==> run a: inputs <==
## wrapper
module wrapper #(
    parameter DATA_WIDTH = 32,
    parameter ADDR_WIDTH = 8,
    parameter RESP_WIDTH = 3
)
(
    input s3_axi_aclk,
    input s3_axi_aresetn,
    input [ADDR_WIDTH-1:0] s3_axi_awaddr,
    input s3_axi_awvalid,
    output wire s3_axi_awready,
    input [DATA_WIDTH-1:0] s3_axi_wdata,
    input [DATA_WIDTH/8:0] s3_axi_wstrb,
    input s3_axi_wvalid,
    output wire s3_axi_wready,
    output wire [RESP_WIDTH - 1:0] s3_axi_bresp,
    output wire s3_axi_bvalid,
    input s3_axi_bready,
    input [ADDR_WIDTH-1:0] s3_axi_araddr,
    input s3_axi_arvalid,
    output wire s3_axi_arready,
    output wire [DATA_WIDTH-1:0] s3_axi_rdata,
    output wire [RESP_WIDTH - 1:0] s3_axi_rresp,
    output wire s3_axi_rvalid,
    input s3_axi_rready
);
==> flow/config.mk <==
export PLATFORM = sky130hd
export DESIGN_NAME = wrapper
export DESIGN_NICKNAME = wrapper
export VERILOG_FILES = /design/flow/design.v
export SDC_FILE = /design/flow/constraint.sdc
export NUM_CORES = 4
export LEC_CHECK = 0
export CAP_MARGIN = 20
export CORE_MARGIN = 2
export CORE_UTILIZATION = 72
export CTS_CLUSTER_SIZE = 74
export MAX_ROUTING_LAYER = met4
export PLACE_DENSITY_LB_ADDON = 0.0
export SETUP_SLACK_MARGIN = 2.22
export SLEW_MARGIN = 20
==> flow/constraint.sdc <==
create_clock -name core_clock -period 7.71 [get_ports {s3_axi_aclk}]
set_input_delay 1.5420 -clock core_clock [delete_from_list [all_inputs] [get_ports {s3_axi_aclk}]]
set_output_delay 1.5420 -clock core_clock [all_outputs]
set_load 0.01 [all_outputs]
run.sh (not shown) runs the stock make flow with config.mk's settings and CLKGATE_MAP_FILE=.
==> run b (differences from run a) <==
- ABC_AREA: not set -> 0
- CTS_CLUSTER_DIAMETER: not set -> 332
- CTS_CLUSTER_SIZE: 74 -> 21
- GPL_TIMING_DRIVEN: not set -> 1
- MAX_ROUTING_LAYER: met4 -> met5
- SETUP_SLACK_MARGIN: 2.22 -> 0.88
==> flow/constraint.sdc (replaced) <==
create_clock -name core_clock -period 8.31 [get_ports {s3_axi_aclk}]
set_input_delay 1.6620 -clock core_clock [delete_from_list [all_inputs] [get_ports {s3_axi_aclk}]]
set_output_delay 1.6620 -clock core_clock [all_outputs]
set_load 0.01 [all_outputs]
==> run c (differences from run a) <==
- CORE_UTILIZATION: 72 -> 40
- CTS_CLUSTER_DIAMETER: not set -> 236
- CTS_CLUSTER_SIZE: 74 -> not set
- MAX_ROUTING_LAYER: met4 -> not set
- PLACE_DENSITY_LB_ADDON: 0.0 -> not set
- SETUP_SLACK_MARGIN: 2.22 -> not set
- TNS_END_PERCENT: not set -> 45
==> flow/constraint.sdc (replaced) <==
create_clock -name core_clock -period 10.0 [get_ports {s3_axi_aclk}]
set_input_delay 2.0000 -clock core_clock [delete_from_list [all_inputs] [get_ports {s3_axi_aclk}]]
set_output_delay 2.0000 -clock core_clock [all_outputs]
set_load 0.01 [all_outputs]
==> comparison table <==
quantity	run a	run c	run b
Outcome	finished with violations	finished clean	finished clean
Layout check failures	negative setup slack	-	-
RSZ-0062 raised after global routing	yes	no	yes
Post-route standard cell area excluding fillers	0.0676 mm^2	0.0626 mm^2	0.0642 mm^2
Clock network fraction of total power	49.6%	48.3%	36.7%
HPWL reported at the end of detailed placement	119,000 um	119,000 um	116,000 um
Final critical-path required period	8070 ps	9210 ps	8140 ps
OpenROAD warning count	43	46	48
Tot Pwr	6.81 mW	5.14 mW	5.03 mW
Maximum fanout count along the critical path	21	19	7
Number of tapcells	1,050	1,903	1,050
Required time worst endpoint	8190 ps	10,460 ps	8800 ps
Maximum number of pins on one net before global-route repair	154	221	218
Area added between synthesis and finish	17.2%	8.60%	11.4%
Area of the die	0.0824 mm^2	0.147 mm^2	0.0824 mm^2


==> build 46: inputs <==
wrapper again, from the RTL that the note above started with.
clock: 7.62 ns
lec_check: 0
cap_margin: 20
core_margin: 2
core_utilization: 72
place_density_lb_addon: 0.0
slew_margin: 20
==> build 65: changes against build 46 <==
--- a/flow/config.mk
+++ b/flow/config.mk
@@ -9,4 +9,3 @@
 export CORE_MARGIN = 2
-export CORE_UTILIZATION = 72
-export PLACE_DENSITY_LB_ADDON = 0.0
+export CORE_UTILIZATION = 59
 export SLEW_MARGIN = 20
==> flow/constraint.sdc (replaced) <==
create_clock -name core_clock -period 5.22 [get_ports {s3_axi_aclk}]
set_input_delay 1.0440 -clock core_clock [delete_from_list [all_inputs] [get_ports {s3_axi_aclk}]]
set_output_delay 1.0440 -clock core_clock [all_outputs]
set_load 0.01 [all_outputs]
==> trial 54: changes against build 46 <==
--- a/flow/config.mk
+++ b/flow/config.mk
@@ -7,6 +7,11 @@
 export LEC_CHECK = 0
+export ABC_AREA = 0
 export CAP_MARGIN = 20
 export CORE_MARGIN = 2
-export CORE_UTILIZATION = 72
-export PLACE_DENSITY_LB_ADDON = 0.0
+export CORE_UTILIZATION = 66
+export CTS_CLUSTER_SIZE = 97
+export MAX_ROUTING_LAYER = met4
+export MIN_ROUTING_LAYER = met1
+export PLACE_DENSITY_LB_ADDON = 0.12
 export SLEW_MARGIN = 20
+export TNS_END_PERCENT = 55
==> flow/constraint.sdc (replaced) <==
create_clock -name core_clock -period 9.47 [get_ports {s3_axi_aclk}]
set_input_delay 1.8940 -clock core_clock [delete_from_list [all_inputs] [get_ports {s3_axi_aclk}]]
set_output_delay 1.8940 -clock core_clock [all_outputs]
set_load 0.01 [all_outputs]
==> qor summary <==
quantity                                                                                                   build 65                                      build 46                                           trial 54
Filler-free cell count of the finished design                                                                  8228                                          7812                                               7554
Final weighted congestion of routability-driven global placement                                             0.9361                                        0.9454                                             0.9452
Largest net degree at the start of global routing                                                               196                                           187                                                208
Met2 Resource Use GR                                                                                         0.5479                                        0.6392                                             0.5589
F_max                                                                                                    0.1257 GHz                                    0.1223 GHz                                         0.1132 GHz
Actual transition at the worst max-transition pin                                                           1113 ps                                       1110 ps                                            1132 ps
Number of clock buffers in the layout                                                                            90                                            86                                                 79
Required time of the worst setup path                                                                       5720 ps                                       8130 ps                                            9950 ps
Portion of total power attributed to combinational logic                                                      0.015                                         0.015                                              0.016
Die height                                                                                                 316.7 um                                      287.0 um                                           299.6 um
Core utilization at floorplan                                                                                0.5955                                        0.7289                                             0.6649
Leak                                                                                                       31.21 nW                                      29.77 nW                                           27.70 nW
Status                                                                                   complete, but fails checks                    complete, but fails checks                            complete, no violations
Layout check failures                                                                          negative setup slack                          negative setup slack                                                  -
Leading power group                                                                                           clock                                         clock                                   sequential cells
Slowest cell on crit path                                                                     sky130_fd_sc_hd__fa_2                         sky130_fd_sc_hd__fa_1                           sky130_fd_sc_hd__dfxtp_1
Max layer used                                                                                                 met5                                          met5                                               met4
Depth of the CTS H-tree                                                                                           3                                             3                                                  2
Worst path arrival time                                                                                     8450 ps                                       8690 ps                                            9320 ps
Worst hold path endpoint                                          multiplier_instiate.s2_axi_arready_tmp$_SDFF_PN0_  adder_instiate.s1_axi_arready_tmp$_SDFF_PN0_  multiplier_instiate.s2_axi_arready_tmp$_SDFF_PN0_
Routed wire length on met3                                                                                 11.47 mm                                      13.56 mm                                           9.829 mm
CP max FO                                                                                                         7                                             6                                                 23
Via count of the first global-routing pass                                                                    46273                                         47468                                              44401
Avg WL per Cell                                                                                            20.30 um                                      20.04 um                                           19.04 um
Number of instances in the placed design                                                                       7987                                          7652                                               7446
Power is estimated from default activity; no workload was simulated.
